==> v17 <==
Design bf16_unit, start of the top module:
module bf16_unit
# (parameter G = 6) (
    input  clk,
    input  reset,
    input  [15:0] in1,
    input  [15:0] in2,
    input  [15:0] in3,
    input  [15:0] in4,
    input  [15:0] in5,
    input  [15:0] in6,
    input  [15:0] in7,
    input  [15:0] in8,
    input  [15:0] in9,
    input  [15:0] in10,
    input  [15:0] in11,
    input  [15:0] in12,
    input  [15:0] in13,
    input  [15:0] in14,
    input  [15:0] in15,
    input  [15:0] in16,
    input  [15:0] in17,
    input  [15:0] in18,
    input  [4:0] funct5,
    output wire [15:0] result
);
    reg [4:0] p1_funct5;
    reg [4:0] p2_funct5;
    reg [4:0] p3_funct5;
    reg [4:0] p4_funct5;
    reg [4:0] p5_funct5;
    reg [4:0] p6_funct5;
    reg [4:0] p7_funct5;
    reg [4:0] p8_funct5;
    reg [4:0] p9_funct5;
    reg [4:0] p10_funct5;
    reg [4:0] p11_funct5;
    reg [4:0] p12_funct5;
    reg [4:0] p13_funct5;
    reg [4:0] p14_funct5;
    reg [4:0] p15_funct5;
    reg [15:0] p1_in1;
    reg [15:0] p1_in2;
    reg [15:0] p1_in3;
    reg [15:0] p2_in1;
    reg [15:0] p2_in2;
    reg [15:0] p2_in3;
    reg [15:0] p3_in1;
    reg [15:0] p3_in2;
    reg [15:0] p3_in3;
    reg [15:0] p4_in1;
    reg [15:0] p4_in2;
    reg [15:0] p4_in3;
    reg [15:0] p5_in1;
    reg [15:0] p5_in2;
    reg [15:0] p5_in3;
    reg [15:0] p6_in1;
    reg [15:0] p6_in2;
    reg [15:0] p6_in3;
    reg [15:0] p7_in1;
  ...
Settings: LEC_CHECK=0, CAP_MARGIN=20, CELL_PAD_IN_SITES_DETAIL_PLACEMENT=2, CORE_MARGIN=5, CORE_UTILIZATION=40, PLACE_DENSITY=0.6, SLEW_MARGIN=20; clock period 9.0 ns.
run.sh (not shown) runs the stock make flow with config.mk's settings and CLKGATE_MAP_FILE=.
==> v6: changes against v17 <==
Settings changed: ABC_AREA from default to 1, CORE_UTILIZATION 40 to 28, TNS_END_PERCENT from default to 70.
==> results <==
Of v17 and v6, v6 has the higher area after synthesis (gap 5.7%, measured against v6).
Against v6, the die size of v17 is smaller by about 34%.
Of v17 and v6, v6 has the higher synthesized cell count (gap 27%, measured against v6).
v6 passed the timing, DRC and antenna checks. v17 stopped in global routing (5_1_grt) on ODB-0269.

* * *

==> willow <==
Starting RTL as in the previous note.
==> flow/config.mk <==
export PLATFORM = sky130hd
export DESIGN_NAME = bf16_unit
export DESIGN_NICKNAME = bf16_unit
export VERILOG_FILES = /design/flow/design.v
export SDC_FILE = /design/flow/constraint.sdc
export NUM_CORES = 4
export LEC_CHECK = 0
export ABC_AREA = 0
export CAP_MARGIN = 25
export CELL_PAD_IN_SITES_GLOBAL_PLACEMENT = 3
export CORE_ASPECT_RATIO = 1.08
export CORE_MARGIN = 2
export CORE_UTILIZATION = 42
export CTS_CLUSTER_DIAMETER = 80
export CTS_CLUSTER_SIZE = 22
export GPL_ROUTABILITY_DRIVEN = 1
export GPL_TIMING_DRIVEN = 0
export HOLD_SLACK_MARGIN = 0.18
export PLACE_DENSITY = 0.4
export SETUP_SLACK_MARGIN = -0.64
export SLEW_MARGIN = 20
export TNS_END_PERCENT = 75
==> flow/constraint.sdc <==
create_clock -name core_clock -period 13.8 [get_ports {clk}]
set_input_delay 2.7600 -clock core_clock [delete_from_list [all_inputs] [get_ports {clk}]]
set_output_delay 2.7600 -clock core_clock [all_outputs]
set_load 0.01 [all_outputs]
==> tundra (differences from willow) <==
ABC_AREA = unset   (was 0)
CAP_MARGIN = 20   (was 25)
CELL_PAD_IN_SITES_GLOBAL_PLACEMENT = unset   (was 3)
CORE_ASPECT_RATIO = unset   (was 1.08)
CORE_UTILIZATION = 40   (was 42)
CTS_CLUSTER_DIAMETER = unset   (was 80)
CTS_CLUSTER_SIZE = unset   (was 22)
GPL_ROUTABILITY_DRIVEN = unset   (was 1)
GPL_TIMING_DRIVEN = unset   (was 0)
HOLD_SLACK_MARGIN = unset   (was 0.18)
PLACE_DENSITY = 0.6   (was 0.4)
SETUP_SLACK_MARGIN = unset   (was -0.64)
TNS_END_PERCENT = unset   (was 75)
==> flow/constraint.sdc (replaced) <==
create_clock -name core_clock -period 7.67 [get_ports {clk}]
set_input_delay 1.5340 -clock core_clock [delete_from_list [all_inputs] [get_ports {clk}]]
set_output_delay 1.5340 -clock core_clock [all_outputs]
set_load 0.01 [all_outputs]
==> zinc (differences from willow) <==
CAP_MARGIN = 20   (was 25)
CELL_PAD_IN_SITES_GLOBAL_PLACEMENT = unset   (was 3)
CORE_ASPECT_RATIO = 0.52   (was 1.08)
CORE_UTILIZATION = 72   (was 42)
CTS_CLUSTER_SIZE = unset   (was 22)
GPL_TIMING_DRIVEN = unset   (was 0)
HOLD_SLACK_MARGIN = unset   (was 0.18)
PLACE_DENSITY = unset   (was 0.4)
SETUP_SLACK_MARGIN = 0.66   (was -0.64)
TNS_END_PERCENT = unset   (was 75)
==> flow/constraint.sdc (replaced) <==
create_clock -name core_clock -period 5.15 [get_ports {clk}]
set_input_delay 1.0300 -clock core_clock [delete_from_list [all_inputs] [get_ports {clk}]]
set_output_delay 1.0300 -clock core_clock [all_outputs]
set_load 0.01 [all_outputs]
==> xenon (differences from willow) <==
ABC_AREA = unset   (was 0)
CAP_MARGIN = 20   (was 25)
CELL_PAD_IN_SITES_GLOBAL_PLACEMENT = unset   (was 3)
CORE_ASPECT_RATIO = unset   (was 1.08)
CORE_UTILIZATION = 21   (was 42)
CTS_CLUSTER_DIAMETER = unset   (was 80)
CTS_CLUSTER_SIZE = unset   (was 22)
GPL_ROUTABILITY_DRIVEN = unset   (was 1)
GPL_TIMING_DRIVEN = unset   (was 0)
HOLD_SLACK_MARGIN = unset   (was 0.18)
PLACE_DENSITY = 0.6   (was 0.4)
SETUP_SLACK_MARGIN = unset   (was -0.64)
TNS_END_PERCENT = unset   (was 75)
==> flow/constraint.sdc (replaced) <==
create_clock -name core_clock -period 13.5 [get_ports {clk}]
set_input_delay 2.7000 -clock core_clock [delete_from_list [all_inputs] [get_ports {clk}]]
set_output_delay 2.7000 -clock core_clock [all_outputs]
set_load 0.01 [all_outputs]
==> results.yml <==
# physical design summary
cells_and_area:
  finish.utilization_pct: 46.7
  clk_share_pct: 3.48
  syn2layout_area_growth_pct: 10.7
  final_nets: 21003
  n_fill_cell: 38696
hold_path:
  min_to: "bf16_SIMD.ADD6.out_exc_flag"
worst_setup_path:
  rr_worst_depth: 22
  crit_cells: 13
  r2r_setup_slack_ns: 6.84
final_timing:
  timing.final.crit_share_pct: 62.4
pwr:
  p_leak_nw: 77.3
  clkPwrFrac_pct: 32.5
drt:
  vias: 130880
run_status:
  status: "no timing/DRC/antenna violations"
floorplanning:
  die.size.y_um: 657
  nWellTaps: 5181
placed_design:
  placedCellCount: 24337
# the run above: willow

==> results.yml <==
# physical design summary
cells_and_area:
  clk_share_pct: 5.95
  syn2layout_area_growth_pct: 15.6
  n_fill_cell: 85119
worst_setup_path:
  crit_cells: 13
  r2r_setup_slack_ns: 8.43
hold_path:
  min_to: "bf16_SIMD.ROOT.p1_reg_exp_1[2]"
floorplanning:
  die.size.y_um: 893
drt:
  vias: 127260
placed_design:
  placedCellCount: 28828
run_status:
  status: "no timing/DRC/antenna violations"
# the run above: xenon

==> results.yml <==
# physical design summary
drt:
  drtIter0Drc: 8234
  vias: 125082
placed_design:
  placedCellCount: 23790
worst_setup_path:
  crit_cells: 12
  rr_worst_depth: 15
cells_and_area:
  final_nets: 20307
  clk_share_pct: 6.59
  syn2layout_area_growth_pct: 12.1
  n_fill_cell: 40200
pwr:
  p_leak_nw: 78.7
hold_path:
  min_to: "bf16_SIMD.ADD5.out_exc_flag"
floorplanning:
  die.size.y_um: 648
  nWellTaps: 5474
final_timing:
  setup_slack_ns: 0.462
  timing.final.crit_share_pct: 94.0
run_status:
  status: "no timing/DRC/antenna violations"
# the run above: tundra

==> results.yml <==
# physical design summary
run_status:
  status: "complete, but fails checks"
  violations: "setup timing"
cells_and_area:
  syn2layout_area_growth_pct: 10.2
  finish.utilization_pct: 80.2
  clk_share_pct: 5.21
  n_fill_cell: 14703
floorplanning:
  nWellTaps: 3072
  die.size.y_um: 350
drt:
  vias: 135600
final_timing:
  timing.final.crit_share_pct: 104
  setup_slack_ns: -0.203
  setup_viol: 15
worst_setup_path:
  r2r_setup_slack_ns: 0.70
hold_path:
  min_to: "bf16_SIMD.MULT8.out_exc_flag"
# the run above: zinc

Power is estimated from default activity; no workload was simulated.
